==> 10-22: inputs <==
==> flow/design.v <==
`timescale 1ns/10ps
module  CONV(
	input				clk,
	input				reset,
	output logic		busy,	
	input				ready,	
	output logic [13:0]	iaddr,
	input  		 [7:0]	idata,	
	output logic		ioe,
	output logic		wen_L0,
	output logic		oe_L0,
	output logic [13:0]	addr_L0,
	output logic [11:0] w_data_L0,
	input  		 [11:0] r_data_L0,
	output logic 		wen_L1,
	output logic		oe_L1,
	output logic [11:0]	addr_L1,
	output logic [11:0]	w_data_L1,
	input  		 [11:0]	r_data_L1,
	output logic		oe_weight,
	output logic [15:0]	addr_weight,
	input  logic signed  [7:0]  r_data_weight,
	output logic		wen_L2,
	output logic [3:0]	addr_L2,
	output logic [31:0]	w_data_L2
	);
reg [1:0] fully_flag;
reg[3:0] i0,i4,i5,i6;
reg [3:0] state,next_state;
reg [11:0] data [0:8];
reg [15:0] zero_index,addr_index0,addr_index1,addr_index2,addr_index3,addr_index4,L0_index;
reg signed [31:0] data_fully;
parameter INIT=4'd0,ADDR1=4'd1,WAIT1=4'd2,DATA_i0=4'd3,LAYER0=4'd4,ADDR2=4'd5,LAYER1=4'd6,
		  LAYER1_1=4'd7,ADDR3=4'd8,WAIT3=4'd9,LAYER2=4'd10,LAYER2_1=4'd11,FINI=4'd12;
always @(posedge clk or posedge reset ) begin
  if(reset) state<=INIT;
  else state<=next_state;
end
always @(*) begin
	case (state)
		INIT:begin
			next_state=(ready)?ADDR1:INIT;	
		end 
		ADDR1:begin
			next_state=WAIT1;
		end
		WAIT1:begin
			next_state=(fully_flag==0)?DATA_i0:(fully_flag==1)?LAYER1:LAYER2;		   
		end
		DATA_i0:begin
			next_state=(i0>=8&&zero_index==0||i0>=7&&zero_index==127||i0>=5&&zero_index==16510||
			            i0>=4&&zero_index==16637||i0>=8&&zero_index%130==0&&zero_index!=0&&zero_index!=16510||
						i5>=7&&zero_index%130==127&&zero_index!=127&&zero_index!=16637||
						i6>=8&&zero_index>0&&zero_index<127||i4>=5&&zero_index>16510&&zero_index<16637||i4>=8)?LAYER0:ADDR1;	
		end
		LAYER0:begin
			next_state=(L0_index>=16383)?ADDR2:ADDR1;
		end
		ADDR2:begin
			next_state=WAIT1;
		end
		LAYER1:begin
			next_state=(i0>=3)?LAYER1_1:ADDR2;
		end
		LAYER1_1:begin
			next_state=(addr_index1>=4095)?ADDR3:ADDR2;
		end
		ADDR3:begin
			next_state=WAIT1;
		end
		LAYER2:begin
			next_state=(addr_index2>=4095)?LAYER2_1:ADDR3;
		end
		LAYER2_1:begin
			next_state=(addr_index4>=9)?FINI:ADDR3;
		end
		FINI:begin
			next_state=INIT;
		end
		default: next_state=INIT;
	endcase
end
always @(posedge clk) begin
	case (state)
		INIT:begin
			zero_index<=16'h0;
			i0<=4'h4;
			i4<=4'h0;
			i5<=4'h0;
			i6<=4'h3;
			addr_index0<=0;
			addr_index1<=126;
			addr_index2<=0;
			addr_index3<=16128;
			addr_index4<=0;
			L0_index<=0;
			wen_L0<=0;
			ioe<=0;
			busy<=0;
			data_fully<=0;
			fully_flag<=0;
			wen_L1<=0;
			wen_L2<=0;
			oe_L0<=0;
			oe_L1<=0;
			oe_weight<=0;
		end 
		ADDR1:begin
			wen_L0<=0;
            ioe<=1;
			if (zero_index==0) begin
				if (i0==4) iaddr<=14'h0;
				else if (i0==5) iaddr<=14'h1; 
				else if (i0==7) iaddr<=14'h80;
				else iaddr<=14'h81;	
			end
			else if (zero_index==127) begin
				if (i0==3) iaddr<=14'h7E;
				else if (i0==4) iaddr<=14'h7F; 
				else if (i0==6) iaddr<=14'hFE;
				else iaddr<=14'hFF;	
			end
			else if (zero_index==16510) begin
				if (i0==1) iaddr<=14'h3F00;
				else if (i0==2) iaddr<=14'h3F01; 
				else if (i0==4) iaddr<=14'h3F80;
				else iaddr<=14'h3F81;		
			end
			else if (zero_index==16637) begin
				if (i0==0) iaddr<=14'h3F7E;
				else if (i0==1) iaddr<=14'h3F7F; 
				else if (i0==3) iaddr<=14'h3FFE;
				else iaddr<=14'h3FFF;		
			end
			else if (zero_index%130==0&&zero_index!=0&&zero_index!=16510) begin
				if (i0==1) iaddr<=addr_index0;
				else if (i0==2) iaddr<=addr_index0+1; 
				else if (i0==4) iaddr<=addr_index0+128;
				else if (i0==5) iaddr<=addr_index0+129;
				else if (i0==7) iaddr<=addr_index0+256;
				else iaddr<=addr_index0+257;
			end
			else if (zero_index%130==127&&zero_index!=127&&zero_index!=16637) begin
				if (i5==0) iaddr<=addr_index1;
				else if (i5==1) iaddr<=addr_index1+1; 
				else if (i5==3) iaddr<=addr_index1+128;
				else if (i5==4) iaddr<=addr_index1+129;
				else if (i5==6) iaddr<=addr_index1+256;
				else iaddr<=addr_index1+257;	
			end
			else if (zero_index>0&&zero_index<127) begin
				if (i6==3) iaddr<=addr_index2;
				else if (i6==4) iaddr<=addr_index2+1; 
				else if (i6==5) iaddr<=addr_index2+2;
				else if (i6==6) iaddr<=addr_index2+128;
				else if (i6==7) iaddr<=addr_index2+129;
				else iaddr<=addr_index2+130;	
			end
			else if (zero_index>16510&&zero_index<16637) begin
				if (i4==0) iaddr<=addr_index3;
				else if (i4==1) iaddr<=addr_index3+1; 
				else if (i4==2) iaddr<=addr_index3+2;
				else if (i4==3) iaddr<=addr_index3+128;
				else if (i4==4) iaddr<=addr_index3+129;
				else iaddr<=addr_index3+130;
			end
			else begin
				if (i4==0) iaddr<=addr_index4;
				else if (i4==1) iaddr<=addr_index4+1; 
				else if (i4==2) iaddr<=addr_index4+2;
				else if (i4==3) iaddr<=addr_index4+128;
				else if (i4==4) iaddr<=addr_index4+129;
				else if (i4==5) iaddr<=addr_index4+130;
				else if (i4==6) iaddr<=addr_index4+256;
				else if (i4==7) iaddr<=addr_index4+257;
				else iaddr<=addr_index4+258;	
			end
		end
		DATA_i0:begin
			if (zero_index==0) begin
				data[0]<=8'h0;
			    data[1]<=8'h0;
			    data[2]<=8'h0;
			    data[3]<=8'h0;
			    data[6]<=8'h0;
                data[i0]<=idata;
			    i0<=(i0==5)?i0+2:i0+1;	
			end
			else if (zero_index==127) begin
				data[0]<=8'h0;
			    data[1]<=8'h0;
			    data[2]<=8'h0;
			    data[5]<=8'h0;
			    data[8]<=8'h0;
                data[i0]<=idata;
			    i0<=(i0==4)?i0+2:i0+1;		
			end
			else if (zero_index==16510) begin
			    data[0]<=8'h0;
			    data[3]<=8'h0;
			    data[6]<=8'h0;
			    data[7]<=8'h0;
			    data[8]<=8'h0;
                data[i0]<=idata;
			    i0<=(i0==2)?i0+2:i0+1;	
			end
			else if (zero_index==16637) begin
				data[2]<=8'h0;
			    data[5]<=8'h0;
			    data[6]<=8'h0;
			    data[7]<=8'h0;
			    data[8]<=8'h0;
                data[i0]<=idata;
			    i0<=(i0==1)?i0+2:i0+1;
			end
			else if (zero_index%130==0&&zero_index!=0&&zero_index!=16510) begin
			   data[0]<=8'h0;
               data[3]<=8'h0;
               data[6]<=8'h0;
               data[i0]<=idata;
               i0<=(i0%3==2)?i0+2:i0+1;	
			end
			else if (zero_index%130==127&&zero_index!=127&&zero_index!=16637) begin
			    data[2]<=8'h0;
			    data[5]<=8'h0;
			    data[8]<=8'h0;
			    data[i5]<=idata;
			    i5<=(i5%3==1)?i5+2:i5+1;
			end
			else if (zero_index>0&&zero_index<127) begin
				data[0]<=8'h0;
                data[1]<=8'h0;
                data[2]<=8'h0;
                data[i6]<=idata;
                i6<=i6+1;
			end
			else if ((zero_index>16510&&zero_index<16637)) begin
				data[6]<=8'h0;
			    data[7]<=8'h0;
			    data[8]<=8'h0;
			    data[i4]<=idata;
			    i4<=i4+1;
			end
			else begin
				data[i4]<=idata;
			    i4<=i4+1;
			end	
		end
		LAYER0:begin
			if (i0>=8&&zero_index==0) begin
				i0<=3;
				zero_index<=zero_index+1;
			end
			else if (i0>=7&&zero_index==127) begin
				i0<=1;
				zero_index<=zero_index+3;
			end
			else if (i0>=5&&zero_index==16510) begin
				i0<=0;
				zero_index<=zero_index+1;
			end
			else if (i0>=4&&zero_index==16637) begin
				i0<=0;
				zero_index<=zero_index+1;
				addr_index0<=0;
				addr_index1<=0;
				addr_index2<=0;
				addr_index3<=0;
				addr_index4<=0;
			end
			else if (i0>=8&&zero_index%130==0&&zero_index!=0&&zero_index!=16510) begin
				i0<=0;
				zero_index<=zero_index+1;
				addr_index0<=addr_index0+128;
			end
			else if (i5>=7&&zero_index%130==127&&zero_index!=127&&zero_index!=16637) begin
				i5<=0;
				zero_index<=zero_index+3;
				addr_index1<=addr_index1+128;
			end
			else if (i6>=8&&zero_index>0&&zero_index<127) begin
				i6<=0;
				zero_index<=zero_index+1;
				addr_index2<=addr_index2+1;
			end
			else if (i4>=5&&zero_index>16510&&zero_index<16637) begin
				i4<=0;
				zero_index<=zero_index+1;
				addr_index3<=addr_index3+1;
			end
			else begin
				i4<=0;
				zero_index<=zero_index+1;
				addr_index4<=(addr_index4%128==125)?addr_index4+3:addr_index4+1;
			end
		    ioe<=0;
			wen_L0<=1;
			L0_index<=L0_index+1;
			addr_L0<=L0_index;
            w_data_L0<=($signed(-(data[0]<<1)+data[2]+data[4]+(data[5]<<1)+
                       data[6]+(data[7]<<1)-((data[8]<<1)+data[8]))>0)?$signed(-(data[0]<<1)+data[2]+data[4]+(data[5]<<1)+
                       data[6]+(data[7]<<1)-((data[8]<<1)+data[8])):0;
		end
        ADDR2:begin
			fully_flag<=1;
			wen_L0<=0;
			wen_L1<=0;
			oe_L0<=1;
			if(i0==0) addr_L0<=addr_index0;
			else if (i0==1) addr_L0<=addr_index0+1;
			else if (i0==2) addr_L0<=addr_index0+128;
            else addr_L0<=addr_index0+129;			
		end
		LAYER1:begin
			data[i0]<=r_data_L0;
			i0<=i0+1;
		end
		LAYER1_1:begin
			i0<=0;
			addr_index0<=(addr_index0%128==126)?addr_index0+130:addr_index0+2;
            wen_L1<=1;
			oe_L0<=0;
			addr_L1<=addr_index1;
			addr_index1<=addr_index1+1;
			w_data_L1<=(data[0]>=data[1]&&data[0]>=data[2]&&data[0]>=data[3])?data[0]:
			           (data[1]>=data[2]&&data[1]>=data[3]&&data[1]>=data[0])?data[1]:
					   (data[2]>=data[3]&&data[2]>=data[1]&&data[2]>=data[0])?data[2]:
					   (data[3]>=data[0]&&data[3]>=data[2]&&data[3]>=data[1])?data[3]:0;
		end
		ADDR3:begin
			fully_flag<=2;
			wen_L1<=0;
			wen_L2<=0;
			oe_L1<=1;
			oe_weight<=1;
			addr_L1<=addr_index2;
            addr_weight<=addr_index3;
		end
		LAYER2:begin
			data_fully<=$signed(r_data_L1)*r_data_weight+data_fully;
			addr_index2<=addr_index2+1;
			addr_index3<=addr_index3+1;
		end
		LAYER2_1:begin
			addr_index2<=0;
			oe_L1<=0;
			oe_weight<=0;
			wen_L2<=1;
			addr_L2<=addr_index4;
			w_data_L2<=(data_fully>0)?data_fully:data_fully>>>16;
			addr_index4<=addr_index4+1;
			data_fully<=32'b0;
		end
		FINI:begin
			busy<=1;
		end
		default; 
	endcase
end
endmodule
==> flow/run.sh <==
#!/bin/bash
# the make line also repeats each setting of config.mk as NAME=value (left out here)
make -C /OpenROAD-flow-scripts/flow DESIGN_CONFIG=/design/flow/config.mk WORK_HOME=/design/flow/orfs CLKGATE_MAP_FILE= finish
==> flow/config.mk <==
export PLATFORM = sky130hd
export DESIGN_NAME = CONV
export DESIGN_NICKNAME = CONV
export VERILOG_FILES = /design/flow/design.v
export SDC_FILE = /design/flow/constraint.sdc
export NUM_CORES = 4
export LEC_CHECK = 0
export CAP_MARGIN = 20
export CORE_MARGIN = 2
export CORE_UTILIZATION = 70
export CTS_CLUSTER_SIZE = 36
export MAX_ROUTING_LAYER = met4
export SETUP_SLACK_MARGIN = 2.39
export SLEW_MARGIN = 20
==> flow/constraint.sdc <==
create_clock -name core_clock -period 9.54 [get_ports {clk}]
set_input_delay 1.9080 -clock core_clock [delete_from_list [all_inputs] [get_ports {clk}]]
set_output_delay 1.9080 -clock core_clock [all_outputs]
set_load 0.01 [all_outputs]
==> 10-16: changes against 10-22 <==
==> flow/config.mk (replaced) <==
export PLATFORM = sky130hd
export DESIGN_NAME = CONV
export DESIGN_NICKNAME = CONV
export VERILOG_FILES = /design/flow/design.v
export SDC_FILE = /design/flow/constraint.sdc
export NUM_CORES = 4
export LEC_CHECK = 0
export CAP_MARGIN = 20
export CELL_PAD_IN_SITES_DETAIL_PLACEMENT = 2
export CELL_PAD_IN_SITES_GLOBAL_PLACEMENT = 3
export CORE_MARGIN = 7
export CORE_UTILIZATION = 66
export CTS_CLUSTER_SIZE = 60
export GPL_ROUTABILITY_DRIVEN = 1
export GPL_TIMING_DRIVEN = 1
export MIN_ROUTING_LAYER = met2
export PLACE_DENSITY_LB_ADDON = 0.06
export SETUP_SLACK_MARGIN = 0.48
export SLEW_MARGIN = 20
==> flow/constraint.sdc (replaced) <==
create_clock -name core_clock -period 9.13 [get_ports {clk}]
set_input_delay 1.8260 -clock core_clock [delete_from_list [all_inputs] [get_ports {clk}]]
set_output_delay 1.8260 -clock core_clock [all_outputs]
set_load 0.01 [all_outputs]
==> 12-02: changes against 10-22 <==
==> flow/config.mk (replaced) <==
export PLATFORM = sky130hd
export DESIGN_NAME = CONV
export DESIGN_NICKNAME = CONV
export VERILOG_FILES = /design/flow/design.v
export SDC_FILE = /design/flow/constraint.sdc
export NUM_CORES = 4
export LEC_CHECK = 0
export ABC_AREA = 1
export CAP_MARGIN = 5
export CELL_PAD_IN_SITES_DETAIL_PLACEMENT = 1
export CELL_PAD_IN_SITES_GLOBAL_PLACEMENT = 1
export CORE_ASPECT_RATIO = 0.54
export CORE_MARGIN = 3
export CORE_UTILIZATION = 51
export CTS_CLUSTER_SIZE = 88
export GPL_ROUTABILITY_DRIVEN = 1
export GPL_TIMING_DRIVEN = 0
export HOLD_SLACK_MARGIN = 0.04
export MIN_ROUTING_LAYER = met1
export PLACE_DENSITY_LB_ADDON = 0.16
export SLEW_MARGIN = 20
==> flow/constraint.sdc (replaced) <==
create_clock -name core_clock -period 13.0 [get_ports {clk}]
set_input_delay 2.6000 -clock core_clock [delete_from_list [all_inputs] [get_ports {clk}]]
set_output_delay 2.6000 -clock core_clock [all_outputs]
set_load 0.01 [all_outputs]
==> results <==
|  | 10-16 | 10-22 | 12-02 |
|---|---|---|---|
| Status | stopped before the end | stopped before the end | finished clean |
| Last stage reached | 3_1_place_gp_skip_io | 5_1_grt | - |
| Yosys simple share | 18.8% | 18.8% | 24.3% |
| Top-level I/O count | - | 167 | 167 |
| XOR/XNOR share of the synthesized area | 5.41% | 5.41% | 3.54% |
| Total cell area reported by yosys after synthesis | 36,400 um2 | 36,400 um2 | 37,900 um2 |
| Placer's final routability congestion estimate | - | 1.03 | 0.998 |
| Port Buffer Count | - | 166 | 154 |
| Synth mux share | 2.07% | 2.07% | 0.0529% |
| Clk Tree Root Cell | - | sky130_fd_sc_hd__clkbuf_16 | sky130_fd_sc_hd__clkbuf_16 |
| Number of instances in the synthesized netlist | 4,070 | 4,070 | 4,925 |
| Portion of synthesized cell area occupied by the leading cell type | 26.1% | 26.1% | 25.1% |
| Post-detailed-placement cell area | - | 41,900 um2 | 40,800 um2 |
| Die Area | 61,900 um2 | 53,800 um2 | 77,700 um2 |
| Initial standard-cell utilization of the core | 67.2% | 70.9% | 52.2% |
| Max Root-Sink Buffers | - | 3 | 3 |
| Number of cells after detailed placement | - | 5,125 | 6,050 |
| Fraction of the yosys area taken by sequential cells | 30.9% | 30.9% | 29.7% |
| Adder-cell share of the synthesized area | 19.0% | 19.0% | 18.2% |
| Number of buffers added by the clock tree synthesis step | - | 46 | 43 |
| Count of instantiated cells in the yosys netlist | 4,070 | 4,070 | 4,925 |
| DPL Wire Length | - | 93.3 mm | 123 mm |
| Depth of the CTS H-tree | - | 2 | 2 |
| Net count entering floorplan | 4,539 | 4,539 | 5,394 |
| Setup slack at placement | - | -1.42 ns | -0.0931 ns |
| Setup fix buffers added after clock tree synthesis | - | 38 | 3 |
| Die Wd | 249 um | 232 um | 377 um |
| Post-synthesis instance area | 36,400 um2 | 36,400 um2 | 37,900 um2 |
